==> flow/design.v <==
module fa(
    input a,
    input b,
    input cin,
    output s,
    output cout
);
    assign s = a ^ b  ^ cin;
    assign cout = (a & b) ^ (cin & (a ^ b));
endmodule
module ha(
    input a,
    input b,
    output s,
    output cout
);
    assign s = a ^ b;
    assign cout = a & b;
endmodule
module basic_unit_ha_and(
    input in_x,
    input in_a,
    input in_b,
    output s,
    output cout
);
    wire in_y;
    assign in_y = in_a & in_b;
    assign s = in_x ^ in_y;
    assign cout = in_x & in_y;
endmodule
module basic_unit_fa_and(
    input in_x,
    input in_a,
    input in_b,
    input cin,
    output s,
    output cout
);
    wire in_y;
    assign in_y = in_a & in_b;
    assign s = in_x ^ in_y ^ cin;
    assign cout = (in_x & in_y) ^ (cin & (in_x ^ in_y));
endmodule
module adder_16bit(
    input   [15:0] a,
    input   [15:0] b,
    output  [15:0] out
);
    wire [15:0] s;
    wire [15:0] cout;
    ha i_ha_0 (.a(a[0]), .b(b[0]), .s(s[0]), .cout(cout[0]));
    generate 
        genvar i_adder;
        for(i_adder=1; i_adder<16; i_adder=i_adder+1) begin: adder_for_bits
            fa i_fa (.a(a[i_adder]), .b(b[i_adder]), .cin(cout[i_adder-1]), .s(s[i_adder]), .cout(cout[i_adder]));
        end
    endgenerate
    assign out[15:0] = s[15:0];
endmodule
module lut(
    input [3:0] index,
    output reg [15:0] ei_radian,
    output reg [15:0] tanei
);
    always@(*)
    begin
        case(index)
        4'b0000: begin
            ei_radian = 16'b0000000000000000;
            tanei = 16'h0000;
        end
        4'b0001: begin
            ei_radian = 16'b0110010010000111;
            tanei = 16'h8000;
        end
        4'b0010: begin
            ei_radian = 16'b0011101101011000;
            tanei = 16'h4000;
        end
        4'b0011: begin
            ei_radian = 16'b0001111101011011;
            tanei = 16'h2000;
        end
        4'b0100: begin
            ei_radian = 16'b0000111111101010;
            tanei = 16'h1000;
        end
        4'b0101: begin
            ei_radian = 16'b0000011111111101;
            tanei = 16'h0800;
        end
        4'b0110: begin
            ei_radian = 16'b0000001111111111;
            tanei = 16'h0400;
        end
        4'b0111: begin
            ei_radian = 16'b0000000111111111;
            tanei = 16'h0200;
        end
        4'b1000: begin
            ei_radian = 16'b0000000011111111;
            tanei = 16'h0100;
        end
        4'b1001: begin
            ei_radian = 16'b0000000001111111;
            tanei = 16'h0080;
        end
        4'b1010: begin
            ei_radian = 16'b0000000000111111;
            tanei = 16'h0040;
        end
        4'b1011: begin
            ei_radian = 16'b0000000000011111;
            tanei = 16'h0020;
        end
        4'b1100: begin
            ei_radian = 16'b0000000000001111;
            tanei = 16'h0010;
        end
        4'b1101: begin
            ei_radian = 16'b0000000000000111;
            tanei = 16'h0008;
        end
        4'b1110: begin
            ei_radian = 16'b0000000000000011;
            tanei = 16'h0004;
        end
        4'b1110: begin
            ei_radian = 16'b0000000000000001;
            tanei = 16'h0002;
        end
        default: begin
            ei_radian = 16'b0000000000000000;
            tanei = 16'h0000;
        end
        endcase
    end
endmodule
module add_or_sub_unit(
    input neg,
    input [15:0] ei_radian,
    input [15:0] inner_angle,
    output [15:0] new_inner_angle
);
    wire [15:0] signed_ei_radian;
    assign signed_ei_radian = neg ? {{~{ei_radian}+1}} : ei_radian;
    adder_16bit i_adder_16b_0 (.a(signed_ei_radian), .b(inner_angle), .out(new_inner_angle));
endmodule
module unsigned_unit_first_line(
    input [15:0] in_a,
    input  in_b,
    output [15:0] s
);
    generate
        genvar i_and;
        for(i_and=0;i_and<16;i_and=i_and+1) begin: unsigned_unit_second_line_generate
            assign s[i_and] = in_a[i_and] & in_b;
        end
    endgenerate
endmodule
module unsigned_unit_second_line(
    input [15:0] in_x,
    input [15:0] in_a,
    input  in_b,
    output [15:0] s,
    output [15:0] cout
);
    generate
        genvar i_buh;
        for(i_buh=0;i_buh<16;i_buh=i_buh+1) begin: unsigned_unit_second_line_generate
            basic_unit_ha_and   i_buha  (.in_x(in_x[i_buh]), .in_a(in_a[i_buh]), .in_b(in_b), .s(s[i_buh]), .cout(cout[i_buh]));
        end
    endgenerate
endmodule
module unsigned_unit_line(
    input [15:0] in_x,
    input [15:0] in_a,
    input  in_b,
    input [15:0] cin,
    output [15:0] s,
    output [15:0] cout
);
    generate
        genvar i_buf;
        for(i_buf=0;i_buf<16;i_buf=i_buf+1) begin: unsigned_unit_second_line_generate
            basic_unit_fa_and   i_bufa  (.in_x(in_x[i_buf]), .in_a(in_a[i_buf]), .in_b(in_b), .cin(cin[i_buf]), .s(s[i_buf]), .cout(cout[i_buf]));
        end
    endgenerate
endmodule
module multiply_and_add_unit(
    input [15:0] in,
    input [15:0] a,
    input [15:0] b,
    input neg,
    output [15:0] out
);
    wire [15:0] s_line [15:0];
    wire [15:0] cout_line [15:1];
    unsigned_unit_first_line    i_bul_0 (.in_a(a), .in_b(b[0]), .s(s_line[0]));
    unsigned_unit_second_line   i_bul_1 (.in_x({1'b0, s_line[0][15:1]}), .in_a(a), .in_b(b[1]), .s(s_line[1]), .cout(cout_line[1]));
    unsigned_unit_line          i_bul_2 (.in_x({1'b0, s_line[1][15:1]}), .in_a(a), .in_b(b[2]), .cin(cout_line[1]), .s(s_line[2]), .cout(cout_line[2]));
    generate
        genvar i_bul_mac;
        for(i_bul_mac=2;i_bul_mac<16;i_bul_mac=i_bul_mac+1) begin: unsigned_unit_line_generate
            unsigned_unit_line  i_bul_mac_unit (.in_x({1'b0, s_line[i_bul_mac-1][15:1]}), .in_a(a), .in_b(b[i_bul_mac]), .cin(cout_line[i_bul_mac-1]), .s(s_line[i_bul_mac]), .cout(cout_line[i_bul_mac]));
        end
    endgenerate
    wire [31:0] product_32b;
    generate
        genvar i_s;
        for(i_s=0;i_s<16;i_s=i_s+1) begin: unsigned_output_low_generate
            assign product_32b[i_s] = s_line[i_s][0];
        end
    endgenerate
    adder_16bit i_adder_16b_0 (.a({s_line[15][15:0]}), .b(cout_line[15]), .out(product_32b[31:16]));
    wire [15:0] pos_or_neg;
    assign pos_or_neg = neg ? {{~{product_32b[31:16]}+1}} : {product_32b[31:16]};
    adder_16bit i_adder_16b_1 (.a(in), .b(pos_or_neg), .out(out));
endmodule
module cordic (
    input clk,
    input rst_n,
    input start,
    input [15:0] angle,
    output reg [15:0] cos,
    output reg [15:0] sin
);
    reg [15:0] sampled_angle;
    reg [15:0] inner_angle;
    reg working;
    reg [3:0] state;
    wire [15:0] ei_radian;
    wire [15:0] tanei;
    wire [15:0] new_inner_angle;
    wire [15:0] new_sin;
    wire [15:0] new_cos;
    wire neg;
    always@(posedge clk or negedge rst_n) begin
        if (!rst_n == 1'b1) begin
            sampled_angle <= 16'b0;
        end
        else begin
            if (start == 1'b1) begin
                sampled_angle <= angle;
            end
            else begin
                sampled_angle <= sampled_angle;
            end
        end
    end
    always@(posedge clk or negedge rst_n) begin
        if (!rst_n == 1'b1) begin
            inner_angle <= 16'b0;
        end
        else begin
            if (start == 1'b1) begin
                inner_angle <= 16'b0;
            end
            else begin
                inner_angle <= new_inner_angle;
            end
        end
    end
    always@(posedge clk or negedge rst_n) begin
        if (!rst_n == 1'b1) begin
            working <= 1'b0;
        end
        else begin
            if (start == 1'b1) begin
                working <= 1'b1;
            end
            else begin
                if (state == 4'b1111) begin
                    working <= 1'b0;
                end
                else begin
                    working <= working;
                end
            end
        end
    end
    always@(posedge clk or negedge rst_n) begin
        if (!rst_n == 1'b1) begin
            state <= 4'b0;
        end
        else begin
            if (start == 1'b1) begin
                state <= 4'b0;
            end
            else begin
                if (working == 1'b0) begin
                    state <= 4'b0;
                end
                else begin
                    state <= state + 1;
                end
            end
        end
    end
    always@(posedge clk or negedge rst_n) begin
        if (!rst_n == 1'b1) begin
            sin <= 16'b0;
        end
        else begin
            if (start == 1'b1) begin
                sin <= 16'b0;
            end
            else begin
                if (working == 1'b0) begin
                    sin <= sin;
                end
                else begin
                    sin <= new_sin;
                end
            end
        end
    end
    always@(posedge clk or negedge rst_n) begin
        if (!rst_n == 1'b1) begin
            cos <= 16'b0;
        end
        else begin
            if (start == 1'b1) begin
                cos <= 16'b0100110110111010;
            end
            else begin
                if (working == 1'b0) begin
                    cos <= cos;
                end
                else begin
                    cos <= new_cos;
                end
            end
        end
    end
    lut i_lut_0 (.index(state), .ei_radian(ei_radian),  .tanei(tanei));
    assign neg = (inner_angle <= sampled_angle) ? 0 : 1;
    add_or_sub_unit i_aoru (.neg(neg), .ei_radian(ei_radian), .inner_angle(inner_angle), .new_inner_angle(new_inner_angle));
    multiply_and_add_unit i_mac_cos (.in(cos), .a(tanei), .b(sin), .neg(~neg), .out(new_cos));
    multiply_and_add_unit i_mac_sin (.in(sin), .a(tanei), .b(cos), .neg(neg), .out(new_sin));
endmodule
clock: 4.53 ns
lec_check: 0
cap_margin: 5
core_margin: 2
core_utilization: 72
cts_cluster_diameter: 356
cts_cluster_size: 33
setup_slack_margin: -0.43
slew_margin: 20
run.sh (not shown) runs the stock make flow with config.mk's settings and CLKGATE_MAP_FILE=.
The first run completed, yet does not pass: setup timing.
Rerun with:
CAP_MARGIN = 20   (was 5)
CORE_UTILIZATION = 40   (was 72)
CTS_CLUSTER_DIAMETER = not set   (was 356)
CTS_CLUSTER_SIZE = not set   (was 33)
SETUP_SLACK_MARGIN = not set   (was -0.43)
clock period = 15.5 ns   (was 4.53 ns; I/O delays follow)
The new run finished with timing, DRC and antenna clean.
Final cell count goes up slightly.
Cell area goes down by roughly a tenth.
Wire length goes down by a quarter to a third.
Die area goes up by well over a third.
Global-route usage goes down by 21 points.
Via count goes down by about a fifth.
Rerun with:
CORE_UTILIZATION = 65   (was 40)
TNS_END_PERCENT = 75   (was not set)
clock period = 11.7 ns   (was 15.5 ns; I/O delays follow)
After rerunning: This time the run ran to the end with violations: setup timing; setup slack is worse by 3100 ps; die area fell by 38%; total power rose by 48%; synthesized cell count does not change.
Rerun with:
CORE_UTILIZATION = 40   (was 65)
TNS_END_PERCENT = not set   (was 75)
clock period = 18.9 ns   (was 11.7 ns; I/O delays follow)
The new run passed the timing, design-rule and antenna checks.
Via count decreases by 7.5%.
Die size increases by 61%.
Area after synthesis is unchanged.
Clock power decreases by 35%.
Fmax decreases by 12%.
Sequential power decreases by 30%.
Cell count increases by 4.0%.
Wire length decreases by 8.1%.
Worst setup slack improved by 5300 ps.
Synthesized cell count is unchanged.
Power is estimated from default activity; no workload was simulated.
